Setup of job 1488:
// div_unit
module div_unit
(
    input  logic        clk,
    input  logic        rst,
    input  logic        issue,           
    input  logic [2:0]  funct3,          
    input  logic [6:0]  opcode,
    input  logic [4:0]  rd,
    input  logic [5:0]  pd,
    input  logic [2:0]  rob_idx,
    input  logic [31:0] pc,
    input  logic [31:0] ps1_value,
    input  logic [31:0] ps2_value,
    output logic        ready,           
    input  logic        cdb_dequeue,     
    output logic        res_valid,
    output logic [4:0]  res_rd,
    output logic [5:0]  res_pd,
    output logic [2:0]  res_rob_idx,
    output logic [31:0] res_value,
    output logic [31:0] res_rs1_value,
    output logic [31:0] res_rs2_value,
    output logic [31:0] res_pc,
    output logic [31:0] res_pc_next,
    output logic [6:0]  res_opcode
);
rv32i_types::rs_to_div_t rs;
rv32i_types::cdb_entry_t res;
always_comb begin
    rs               = '0;
    rs.valid         = issue;
    rs.funct3        = funct3;
    rs.opcode        = opcode;
    rs.rd            = rd;
    rs.pd            = pd;
    rs.rob_entry_idx = rob_idx;
    rs.pc            = pc;
end
divider_exec div (
    .rs_to_div                  (rs),
    .ps1_value                  (ps1_value),
    .ps2_value                  (ps2_value),
    .clk                        (clk),
    .rst                        (rst),
    .cdb_arb_dequeue            (cdb_dequeue),
    .res_station_select_from_RS (issue),
    .div_queue_result           (res),
    .div_queue_is_full_to_CDB   (res_valid),
    .div_is_ready_to_RS         (ready)
);
assign res_rd        = res.rd;
assign res_pd        = res.pd;
assign res_rob_idx   = res.rob_entry_idx;
assign res_value     = res.value;
assign res_rs1_value = res.rs1_value;
assign res_rs2_value = res.rs2_value;
assign res_pc        = res.pc;
assign res_pc_next   = res.calculated_pc_next;
assign res_opcode    = res.opcode;
endmodule
For scale: roughly 1700 cells after synthesis, about 310 I/O pins.
export LEC_CHECK = 0
export CAP_MARGIN = 20
export CORE_MARGIN = 2
export CORE_UTILIZATION = 70
export SLEW_MARGIN = 20
create_clock -name core_clock -period 3.92 [get_ports {clk}]
run.sh (not shown) runs the stock make flow with config.mk's settings and CLKGATE_MAP_FILE=.
Nothing crashed in job 1488 and all stages finished; the problem is that the final layout failed, the offending checks being negative setup slack.
Changes in job 8359 relative to job 1488:
- an added PLACE_DENSITY of 0.6
- a change of CORE_UTILIZATION from 70 to 40
- a change of the clock period (ns, I/O delays scaled along) from 3.92 to 5.38
==> comparison <==
- Job 8359 ran to completion and came out clean on the timing, design-rule and antenna checks.
- Layout checks on job 1488: not met. Flow itself completed; violations: negative setup slack.
- Job 8359 has area enclosed by the die boundary above what job 1488 had.
- Job 1488 → job 8359: worst hold slack went down by 0.026 ns, average routed wire per standard cell went down by about 33%.
- Against job 1488, number of vias in the routed layout in job 8359 fell by more than 10%.
- Job 1488 and job 8359 ended up with nearly the same area used by sequential logic in the layout.
- Job 8359 reports a lower final area than job 1488 does.
- Setup WNS job 1488 -> job 8359: better
- [compare] base=job 1488 new=job 8359: multi-input combinational area share decreased by 0.68 points relative to the old numbers; number of signal-net buffers in the layout decreased by about 24% relative to the old numbers.
What job 1429 does differently from job 8359 at the input level:
- putting HOLD_SLACK_MARGIN at -0.08 where nothing was set
- swapping 40 for 70 in CORE_UTILIZATION
- putting CTS_CLUSTER_SIZE at 36 where nothing was set
- putting ABC_AREA at 0 where nothing was set
- clearing PLACE_DENSITY, which used to be 0.6
- putting SETUP_SLACK_MARGIN at 0.94 where nothing was set
- putting CTS_CLUSTER_DIAMETER at 201 where nothing was set
- swapping 5.38 for 3.23 in the clock period (ns, I/O delays scaled along)
--- outcome ---
- [job 1429 vs job 8359] global placer's final weighted congestion: higher in job 1429
- In job 1429, the number of gates given a new drive strength after cts came out 477 above the value in job 8359.
- Area after synthesis came out exactly the same in job 1429 and job 8359.
- Diff job 8359..job 1429 | post-synthesis cell type count | unchanged
- Job 1429 and job 8359 ended up with nearly the same synthesis-stage register bit count.
- Of job 1429 and job 8359, job 8359 shows the lower HPWL after detailed placement, with job 1429 above it.
- STATUS core footprint: job 1429 wins against job 8359
- Job 1429 did not finish: a tool error stopped it during 5_1_grt.
- Comparing total die area for job 1429 and job 8359, the bigger number came from job 8359.
- Horizontal die size is lower on job 1429
The inputs of job 4150 differ from those of job 1429 as listed below.
- removing SETUP_SLACK_MARGIN (formerly 0.94)
- changing CORE_UTILIZATION from 70 to 67
- changing CTS_CLUSTER_SIZE from 36 to 37
- removing ABC_AREA (formerly 0)
- changing HOLD_SLACK_MARGIN from -0.08 to 0.29
- removing CTS_CLUSTER_DIAMETER (formerly 201)
- changing the clock period (ns, I/O delays scaled along) from 3.23 to 3.72
--- outcome ---
From job 1429 to job 4150 the numbers moved as follows: number of buffers inserted during clock tree synthesis rose by 17; final weighted congestion in routability-driven placement fell by about 3.6%; width of the die rose by about 2.2%; vertical extent of the die rose by 3.4 um; number of gates resized after cts fell by about 65%.
In job 4150, the number of setup buffers added after CTS came out 54 below the value in job 1429.
Compared with job 1429, job 4150 shows a lower starting utilization of the core area.
Delta (job 4150 minus job 1429): pre-CTS worst setup slack higher, floorplan die area higher, site row count higher, post-detailed-placement half-perimeter wirelength lower.
Final checks on job 4150, whose flow otherwise completed, came back failing, citing negative setup slack.


Starting RTL as in the previous note.
make LEC_CHECK=0 ABC_AREA=0 CAP_MARGIN=20 CORE_MARGIN=2 CORE_UTILIZATION=70 CTS_CLUSTER_DIAMETER=201 CTS_CLUSTER_SIZE=36 HOLD_SLACK_MARGIN=-0.08 PLACE_DENSITY=0.95 SETUP_SLACK_MARGIN=0.89 SLEW_MARGIN=20 finish   # period 3.23 ns
The baseline ended with an error in global routing.
Next try:
--- a/flow/config.mk
+++ b/flow/config.mk
@@ -8 +7,0 @@
-export ABC_AREA = 0
@@ -11,6 +10,2 @@
-export CORE_UTILIZATION = 70
-export CTS_CLUSTER_DIAMETER = 201
-export CTS_CLUSTER_SIZE = 36
-export HOLD_SLACK_MARGIN = -0.08
-export PLACE_DENSITY = 0.95
-export SETUP_SLACK_MARGIN = 0.89
+export CORE_UTILIZATION = 21
+export PLACE_DENSITY = 0.6
==> flow/constraint.sdc (replaced) <==
create_clock -name core_clock -period 5.38 [get_ports {clk}]
set_input_delay 1.0760 -clock core_clock [delete_from_list [all_inputs] [get_ports {clk}]]
set_output_delay 1.0760 -clock core_clock [all_outputs]
set_load 0.01 [all_outputs]
This time the run finished clean.
Synthesized cell count is unchanged.
Die area came out higher to 3.3 times its value.
Synthesized area is unchanged.
Next try:
--- a/flow/config.mk
+++ b/flow/config.mk
@@ -8,0 +9 @@
+export CELL_PAD_IN_SITES_GLOBAL_PLACEMENT = 2
@@ -10,2 +11,4 @@
-export CORE_UTILIZATION = 21
-export PLACE_DENSITY = 0.6
+export CORE_UTILIZATION = 40
+export CTS_CLUSTER_DIAMETER = 110
+export PLACE_DENSITY_LB_ADDON = 0.19
+export SETUP_SLACK_MARGIN = 0.23
==> flow/constraint.sdc (replaced) <==
create_clock -name core_clock -period 5.5 [get_ports {clk}]
set_input_delay 1.1000 -clock core_clock [delete_from_list [all_inputs] [get_ports {clk}]]
set_output_delay 1.1000 -clock core_clock [all_outputs]
set_load 0.01 [all_outputs]
What happened:
- count of clock-buffer cells in the layout went up by 9
- clock skew stays flat
- setup slack gains 0.26 ns
- area after synthesis is unchanged
- routed wire length went down by about 6.4%
- via count went down by about 0.7%
- cell area went down by about 3%
Next try:
--- a/flow/config.mk
+++ b/flow/config.mk
@@ -7,0 +8 @@
+export ABC_AREA = 1
@@ -9 +9,0 @@
-export CELL_PAD_IN_SITES_GLOBAL_PLACEMENT = 2
@@ -11,4 +11,4 @@
-export CORE_UTILIZATION = 40
-export CTS_CLUSTER_DIAMETER = 110
-export PLACE_DENSITY_LB_ADDON = 0.19
-export SETUP_SLACK_MARGIN = 0.23
+export CORE_UTILIZATION = 67
+export CTS_CLUSTER_SIZE = 37
+export HOLD_SLACK_MARGIN = 0.29
+export SETUP_SLACK_MARGIN = 0.05
==> flow/constraint.sdc (replaced) <==
create_clock -name core_clock -period 3.32 [get_ports {clk}]
set_input_delay 0.6640 -clock core_clock [delete_from_list [all_inputs] [get_ports {clk}]]
set_output_delay 0.6640 -clock core_clock [all_outputs]
set_load 0.01 [all_outputs]
Effect: The changed run completed and failed the layout checks on setup timing; cell count rose by a quarter to a third; via count increases by well over a third; utilization rose by 34 points; synthesized cell count went up by well over a third; total power grows by well over a third.
No activity file was given, so power comes from the tool's default toggle rates.
